Setup of oak:
## router_extended
module router_extended #(
  parameter B2_LAT_BIN  = 1, B2_LAT_DEC  = 8, B2_LAT_DUO  = 6,
  parameter B10_LAT_DEC = 1, B10_LAT_BIN = 6, B10_LAT_DUO = 6,
  parameter B12_LAT_DUO = 1, B12_LAT_BIN = 6, B12_LAT_DEC = 8
)(
  input  wire        clk,
  input  wire        rst,
  input  wire        start,
  input  wire [2:0]  cond_sel,
  input  wire [3:0]  opcode,
  input  wire [15:0] op_a,
  input  wire [15:0] op_b,
  output reg         busy,
  output reg         done,
  output reg  [31:0] result
);
  localparam [1:0] ROUTE_SENTINEL = 2'd3;
  wire [1:0] forced_target = (cond_sel <= 3'd2) ? cond_sel[1:0] : ROUTE_SENTINEL;
  wire [1:0] full_router_target =
      (opcode <= 4'd2)   ? 2'd0 :
      (opcode <= 4'd5) ? 2'd1 :
                                  2'd2;
  localparam [1:0] DUO_FALLBACK_TARGET = (B10_LAT_DUO <= B2_LAT_DUO) ? 2'd1 : 2'd0;
  wire [1:0] router_210_target =
      (opcode <= 4'd2)   ? 2'd0 :
      (opcode <= 4'd5) ? 2'd1 :
                                  DUO_FALLBACK_TARGET;
  wire [1:0] routed_target =
      (forced_target != ROUTE_SENTINEL) ? forced_target :
      (cond_sel == 3'd3) ? full_router_target :
      (cond_sel == 3'd4) ? router_210_target :
                           full_router_target;  
  reg  start_b2, start_b10, start_b12;
  wire busy_b2, done_b2;   wire [31:0] res_b2;
  wire busy_b10, done_b10; wire [31:0] res_b10;
  wire busy_b12, done_b12; wire [31:0] res_b12;
  base2_alu #(.LAT_BIN(B2_LAT_BIN), .LAT_DEC(B2_LAT_DEC), .LAT_DUO(B2_LAT_DUO)) u_b2(
    .clk(clk), .rst(rst), .start(start_b2), .opcode(opcode), .a(op_a), .b(op_b),
    .busy(busy_b2), .done(done_b2), .result(res_b2)
  );
  base10_alu #(.LAT_DEC(B10_LAT_DEC), .LAT_BIN(B10_LAT_BIN), .LAT_DUO(B10_LAT_DUO)) u_b10(
    .clk(clk), .rst(rst), .start(start_b10), .opcode(opcode), .a(op_a), .b(op_b),
    .busy(busy_b10), .done(done_b10), .result(res_b10)
  );
  base12_alu #(.LAT_DUO(B12_LAT_DUO), .LAT_BIN(B12_LAT_BIN), .LAT_DEC(B12_LAT_DEC)) u_b12(
    .clk(clk), .rst(rst), .start(start_b12), .opcode(opcode), .a(op_a), .b(op_b),
    .busy(busy_b12), .done(done_b12), .result(res_b12)
  );
  ...
clock: 15.8 ns
lec_check: 0
cap_margin: 20
cell_pad_in_sites_detail_placement: 1
cell_pad_in_sites_global_placement: 2
core_aspect_ratio: 1.81
core_margin: 2
core_utilization: 60
cts_cluster_diameter: 93
gpl_routability_driven: 1
gpl_timing_driven: 0
hold_slack_margin: 0.16
max_routing_layer: met4
min_routing_layer: met1
place_density_lb_addon: 0.1
setup_slack_margin: 0.92
slew_margin: 40
run.sh (not shown) runs the stock make flow with config.mk's settings and CLKGATE_MAP_FILE=.
Status(oak) = ERROR, stage = global placement without I/O
## Diff of input files: pine against oak
- swapping 60 for 34 in CORE_UTILIZATION
- clearing CTS_CLUSTER_DIAMETER, which used to be 93
- clearing MIN_ROUTING_LAYER, which used to be met1
- clearing MAX_ROUTING_LAYER, which used to be met4
- clearing GPL_ROUTABILITY_DRIVEN, which used to be 1
- clearing HOLD_SLACK_MARGIN, which used to be 0.16
- clearing PLACE_DENSITY_LB_ADDON, which used to be 0.1
- swapping 40 for 20 in SLEW_MARGIN
- clearing CELL_PAD_IN_SITES_DETAIL_PLACEMENT, which used to be 1
- clearing SETUP_SLACK_MARGIN, which used to be 0.92
- clearing CORE_ASPECT_RATIO, which used to be 1.81
- clearing GPL_TIMING_DRIVEN, which used to be 0
- clearing CELL_PAD_IN_SITES_GLOBAL_PLACEMENT, which used to be 2
- swapping 15.8 for 8.87 in the clock period (ns, I/O delays scaled along)
### Flow results
Relative to oak, starting density of the core has decreased by 26 points in pine. Reported for oak and pine, net count entering floorplan turned out identical to the last digit. Diff oak..pine | area of the synthesized netlist per yosys stat | unchanged. pine: height of the die lower than oak. Against oak, total die size in pine rose by more than half. As far as combined area of all synthesized cells goes, oak and pine are indistinguishable; the numbers are identical. Between pine and oak, the proportion of register bits with asynchronous set or reset after synthesis does not differ in any meaningful way. oak → pine: adder-cell share of the synthesized area about even; count of flip-flops with a built-in enable after synthesis about even. Every stage of the flow completed for pine, and the final layout passed the timing, design-rule and antenna checks. Higher number of standard-cell rows in the floorplan goes to oak over pine. Horizontal die dimension for pine: 110 um up relative to oak.
> inputs changed (pine -> birch)
- SETUP_SLACK_MARGIN: unset -> 0.21
- CORE_UTILIZATION: 34 -> 70
- CTS_CLUSTER_SIZE: unset -> 37
- the clock period (ns, I/O delays scaled along): 8.87 -> 6.77
The layout from birch, despite a flow that completed every stage, fails the layout checks, with the failing checks listed as negative setup slack. Via count (birch over pine): increase, 29%. Number of global-route vias before repair (birch vs. pine) increases by more than 10%. birch against pine: worst path setup slack after routing shrank by 1.14 ns, pin count of the biggest net entering global routing decreased by 32 relative to the old numbers, area of the die -51%, wire length of the first global-routing pass increased by 13% relative to the old numbers, DRC violation total after the first TritonRoute iteration moved up. For birch, the startpoint of the worst setup timing path was op_a[11], unlike pine, where it was op_b[6].
Setup changes, birch to maple
- swapping 70 for 68 in CORE_UTILIZATION
- swapping 37 for 96 in CTS_CLUSTER_SIZE
- putting CTS_CLUSTER_DIAMETER at 283 where nothing was set
- putting PLACE_DENSITY at 0.42 where nothing was set
- clearing SETUP_SLACK_MARGIN, which used to be 0.21
- swapping 6.77 for 8.35 in the clock period (ns, I/O delays scaled along)
--- outcome ---
maple went all the way through the flow, and no timing, DRC or antenna check failed. Going from birch to maple, number of cells in the yosys synthesis report has remained practically unchanged, fraction of the core area covered by cells at the end of the flow -11 points, sum of routed wire length over all layers went down about 30%, sequential cell count now sits at about the same level, met3 demand-to-capacity share in global routing shrank by 2.9 points. Of birch and maple, the lower met1 usage belongs to maple. Compared with birch, maple shows a area used by multi-input combinational logic that is 980 um^2 lower. Taking birch as the reference point, the design area of maple falls by 2700 um^2. maple has setup slack of the critical path after layout above what birch had. Relative to birch, static power due to leakage has decreased by 1.2 nW in maple.
No activity file was given, so power comes from the tool's default toggle rates.
